Design axi_slave, start of the top module:
module axi_slave #(
    parameter AXI_ID_WD   = 2,
    parameter AXI_DATA_WD = 32,
    parameter AXI_ADDR_WD = 32,
    parameter AXI_STRB_WD = 4
    )(
    input                      S_AXI_ACLK,
    input                      S_AXI_ARESETN,
    input  [AXI_ADDR_WD-1 : 0] S_AXI_AWADDR,
    input  [AXI_ID_WD-1   : 0] S_AXI_AWID,
    input  [1 : 0]             S_AXI_AWBURST,
    input  [2 : 0]             S_AXI_AWSIZE,
    input  [7 : 0]             S_AXI_AWLEN,
    input                      S_AXI_AWVALID,
    output                     S_AXI_AWREADY,
    input  [AXI_DATA_WD-1 : 0] S_AXI_WDATA,
    input  [AXI_STRB_WD-1 : 0] S_AXI_WSTRB,
    input                      S_AXI_WLAST,
    input                      S_AXI_WVALID,
    output                     S_AXI_WREADY,
    output [AXI_ID_WD-1   : 0] S_AXI_BID,
    output [1 : 0]             S_AXI_BRESP,
    output                     S_AXI_BVALID,
    input                      S_AXI_BREADY,
    input  [AXI_ADDR_WD-1 : 0] S_AXI_ARADDR,
    input  [AXI_ID_WD-1   : 0] S_AXI_ARID,
    input  [1 : 0]             S_AXI_ARBURST,
    input  [2 : 0]             S_AXI_ARSIZE,
    input  [7 : 0]             S_AXI_ARLEN,
    input                      S_AXI_ARVALID,
    output                     S_AXI_ARREADY,
    output [AXI_DATA_WD-1 : 0] S_AXI_RDATA,
    output                     S_AXI_RLAST,
    output [AXI_ID_WD-1   : 0] S_AXI_RID,
    output [1 : 0]             S_AXI_RRESP,
    output                     S_AXI_RVALID,
    input                      S_AXI_RREADY
    );
Size in the first run: ~4500 cells after synthesis, roughly 0.086 mm2 of cells after synthesis.
Settings: LEC_CHECK=0, CAP_MARGIN=20, CELL_PAD_IN_SITES_DETAIL_PLACEMENT=0, CELL_PAD_IN_SITES_GLOBAL_PLACEMENT=0, CORE_MARGIN=2, CORE_UTILIZATION=62, PLACE_DENSITY=0.5, SLEW_MARGIN=20; clock period 6.09 ns.
run.sh (not shown) runs the stock make flow with config.mk's settings and CLKGATE_MAP_FILE=.
The starting point went through all stages and came out clean.
Edit:
Settings changed: CORE_UTILIZATION 62 to 72, CTS_CLUSTER_SIZE from default to 15, PLACE_DENSITY 0.5 to default, PLACE_DENSITY_LB_ADDON from default to 0.01, SETUP_SLACK_MARGIN from default to 1.36.
Clock period 6.09 ns to 4.76 ns, I/O delays scaled along.
Result: The new run reached the layout checks and failed them: setup timing. Final area goes up by about 4%. Global-route usage went up by 9.6 points. Cell count climbs by about 1%. Via count goes up by 11%. Core utilization climbs by 14 points. Power goes up by 34%. Routed wire length grows by about 18%.
Edit:
Settings changed: PLACE_DENSITY from default to 0.5, PLACE_DENSITY_LB_ADDON 0.01 to default, SETUP_SLACK_MARGIN 1.36 to default.
The changed run produced a layout that fails on setup timing.
Wire length came out lower by 8.6%.
Power came out lower by 1.4%.
Via count came out lower by 3.7%.
Die size does not change.
Edit:
Settings changed: CAP_MARGIN 20 to 10, CELL_PAD_IN_SITES_DETAIL_PLACEMENT 0 to default, CELL_PAD_IN_SITES_GLOBAL_PLACEMENT 0 to default, CTS_CLUSTER_DIAMETER from default to 49, PLACE_DENSITY 0.5 to default, SETUP_SLACK_MARGIN from default to -0.08.
Effect: The new run ran to the end with violations: setup timing; core utilization shrinks by 1.2 points; wire length went down by 1.6%; synthesized area stays the same; first-iteration DRC count is higher by 7.6%; synthesized cell count is unchanged; total power drops by about 4.5%.
Edit:
Settings changed: CTS_CLUSTER_DIAMETER 49 to 384, SETUP_SLACK_MARGIN -0.08 to 1.23.
The changed run finished but failed the layout checks on setup timing.
Register-to-register slack gets better by 0.72 ns.
Final area rises slightly.
Total power is lower by a few percent.
Non-clock buffer count is higher by 120.
Setup slack degrades by 0.041 ns.
Combinational power hardly moves.
Die size is unchanged.
Clock skew goes down by 0.0047 ns.
Count of clock-buffer cells in the layout goes down by 17.
Wire length hardly moves.
Edit:
Settings changed: CAP_MARGIN 10 to 20, CELL_PAD_IN_SITES_DETAIL_PLACEMENT from default to 0, CELL_PAD_IN_SITES_GLOBAL_PLACEMENT from default to 0, CTS_CLUSTER_DIAMETER 384 to 103, CTS_CLUSTER_SIZE 15 to default, PLACE_DENSITY from default to 0.5, SETUP_SLACK_MARGIN 1.23 to default.
After rerunning: The new run finished with setup timing left; via count went up by a few percent; combinational power stays flat; die area is unchanged; non-clock buffer count went down by 87; worst setup slack degrades by 0.048 ns; cell area went up slightly; clock-buffer cell count went up by 46; global-route usage went up by 1.3 points.

axi_slave again, from the RTL that the note above started with.
Settings: LEC_CHECK=0, CAP_MARGIN=20, CELL_PAD_IN_SITES_DETAIL_PLACEMENT=2, CELL_PAD_IN_SITES_GLOBAL_PLACEMENT=3, CORE_ASPECT_RATIO=1.28, CORE_MARGIN=2, CORE_UTILIZATION=64, PLACE_DENSITY_LB_ADDON=0.18, SLEW_MARGIN=20; clock period 9.0 ns.
The baseline ended with an error in 3_5_place_dp on DPL-0033.
==> next run, changes <==
--- a/flow/config.mk
+++ b/flow/config.mk
@@ -9,7 +9,6 @@
 export CELL_PAD_IN_SITES_DETAIL_PLACEMENT = 2
-export CELL_PAD_IN_SITES_GLOBAL_PLACEMENT = 3
-export CORE_ASPECT_RATIO = 1.28
+export CELL_PAD_IN_SITES_GLOBAL_PLACEMENT = 4
 export CORE_MARGIN = 2
-export CORE_UTILIZATION = 64
-export PLACE_DENSITY_LB_ADDON = 0.18
+export CORE_UTILIZATION = 30
+export PLACE_DENSITY = 0.5
 export SLEW_MARGIN = 20
==> flow/constraint.sdc (replaced) <==
create_clock -name core_clock -period 8.57 [get_ports {S_AXI_ACLK}]
set_input_delay 1.7140 -clock core_clock [delete_from_list [all_inputs] [get_ports {S_AXI_ACLK}]]
set_output_delay 1.7140 -clock core_clock [all_outputs]
set_load 0.01 [all_outputs]
This time the run completed without violations.
Die area grows by well over a third.
Area after synthesis does not change.
Synthesized cell count stays the same.
==> next run, changes <==
--- a/flow/config.mk
+++ b/flow/config.mk
@@ -8,7 +8,7 @@
 export CAP_MARGIN = 20
-export CELL_PAD_IN_SITES_DETAIL_PLACEMENT = 2
+export CELL_PAD_IN_SITES_DETAIL_PLACEMENT = 0
 export CELL_PAD_IN_SITES_GLOBAL_PLACEMENT = 4
 export CORE_MARGIN = 2
-export CORE_UTILIZATION = 30
-export PLACE_DENSITY = 0.5
+export CORE_UTILIZATION = 47
+export CTS_CLUSTER_SIZE = 15
 export SLEW_MARGIN = 20
==> flow/constraint.sdc (replaced) <==
create_clock -name core_clock -period 4.31 [get_ports {S_AXI_ACLK}]
set_input_delay 0.8620 -clock core_clock [delete_from_list [all_inputs] [get_ports {S_AXI_ACLK}]]
set_output_delay 0.8620 -clock core_clock [all_outputs]
set_load 0.01 [all_outputs]
Result: Now the flow completed, yet does not pass: negative setup slack; routed wire length goes down by about a fifth; clock skew went down by 0.015 ns; worst setup slack is worse by 1.2 ns; area after synthesis does not change; power increases by well over a third.

Starting RTL as in the previous note.
export LEC_CHECK = 0
export ABC_AREA = 0
export CAP_MARGIN = 15
export CELL_PAD_IN_SITES_DETAIL_PLACEMENT = 0
export CELL_PAD_IN_SITES_GLOBAL_PLACEMENT = 0
export CORE_MARGIN = 2
export CORE_UTILIZATION = 72
export CTS_CLUSTER_DIAMETER = 93
export GPL_ROUTABILITY_DRIVEN = 1
export MIN_ROUTING_LAYER = met1
export PLACE_DENSITY_LB_ADDON = 0.06
export SETUP_SLACK_MARGIN = -0.18
export SLEW_MARGIN = 20
export TNS_END_PERCENT = 65
create_clock -name core_clock -period 3.54 [get_ports {S_AXI_ACLK}]
The baseline finished with negative setup slack left.
Edit:
- ABC_AREA: 0 -> default
- CTS_CLUSTER_DIAMETER: 93 -> default
- CTS_CLUSTER_SIZE: default -> 51
- PLACE_DENSITY_LB_ADDON: 0.06 -> default
- SETUP_SLACK_MARGIN: -0.18 -> -0.26
- clock period: 3.54 -> 4.76 ns (I/O delays scaled with it)
After rerunning:
- The new run produced a layout that fails on negative setup slack
- non-clock buffer count drops by 334
- synthesized cell count stays the same
- cell area drops by about 2.1%
- die area does not change
- final cell count drops by about 4.7%
- via count is lower by about 5%
- critical path depth is higher by 1
- clock-buffer cell count goes down by 17
Edit:
- CTS_CLUSTER_DIAMETER: default -> 78
- CTS_CLUSTER_SIZE: 51 -> 15
- HOLD_SLACK_MARGIN: default -> -0.06
- SETUP_SLACK_MARGIN: -0.26 -> -0.14
- SLEW_MARGIN: 20 -> 40
Outcome: The changed run finished but failed the layout checks on negative setup slack. Wire length drops by 8.2%. Final area drops by 2.8%. Non-clock buffer count drops by 38. Worst hold slack is about the same. Sequential share of layout area climbs by 1.8 points. Clock power drops by 24%. Total power drops by 9.1%. Die area stays the same.
Edit:
- CTS_CLUSTER_DIAMETER: 78 -> default
- CTS_CLUSTER_SIZE: 15 -> 49
- SLEW_MARGIN: 40 -> 20
The new run completed, yet does not pass: negative setup slack. Wire length came out higher by 4.7%. Total power went up by 9.0%. Hold slack hardly moves. Global-route usage came out higher by 1.3 points. Register-to-register slack is better by 0.04 ns. First-iteration DRC count climbs by 13%. Non-clock buffer count rises by 19.

axi_slave again, from the RTL that the note above started with.
make LEC_CHECK=0 ABC_AREA=1 CAP_MARGIN=20 CELL_PAD_IN_SITES_DETAIL_PLACEMENT=0 CELL_PAD_IN_SITES_GLOBAL_PLACEMENT=1 CORE_MARGIN=5 CORE_UTILIZATION=30 CTS_CLUSTER_DIAMETER=219 GPL_TIMING_DRIVEN=0 HOLD_SLACK_MARGIN=0.19 MAX_ROUTING_LAYER=met5 MIN_ROUTING_LAYER=met2 PLACE_DENSITY=0.5 SETUP_SLACK_MARGIN=-0.63 SLEW_MARGIN=20 finish   # period 6.82 ns
The starting point produced a layout that fails on negative setup slack.
Rerun with:
ABC_AREA = unset   (was 1)
CORE_MARGIN = 2   (was 5)
CORE_UTILIZATION = 54   (was 30)
CTS_CLUSTER_DIAMETER = unset   (was 219)
CTS_CLUSTER_SIZE = 99   (was unset)
GPL_TIMING_DRIVEN = unset   (was 0)
HOLD_SLACK_MARGIN = unset   (was 0.19)
MAX_ROUTING_LAYER = unset   (was met5)
MIN_ROUTING_LAYER = unset   (was met2)
SETUP_SLACK_MARGIN = unset   (was -0.63)
clock period = 3.31 ns   (was 6.82 ns; I/O delays follow)
Effect:
- The new run completed, yet does not pass: negative setup slack
- area after synthesis came out lower by 1.8%
- total power came out higher by 78%
- core utilization came out higher by 30 points
- final area came out lower by 1.5%
- setup slack loses 1.0 ns
Power is estimated from default activity; no workload was simulated.
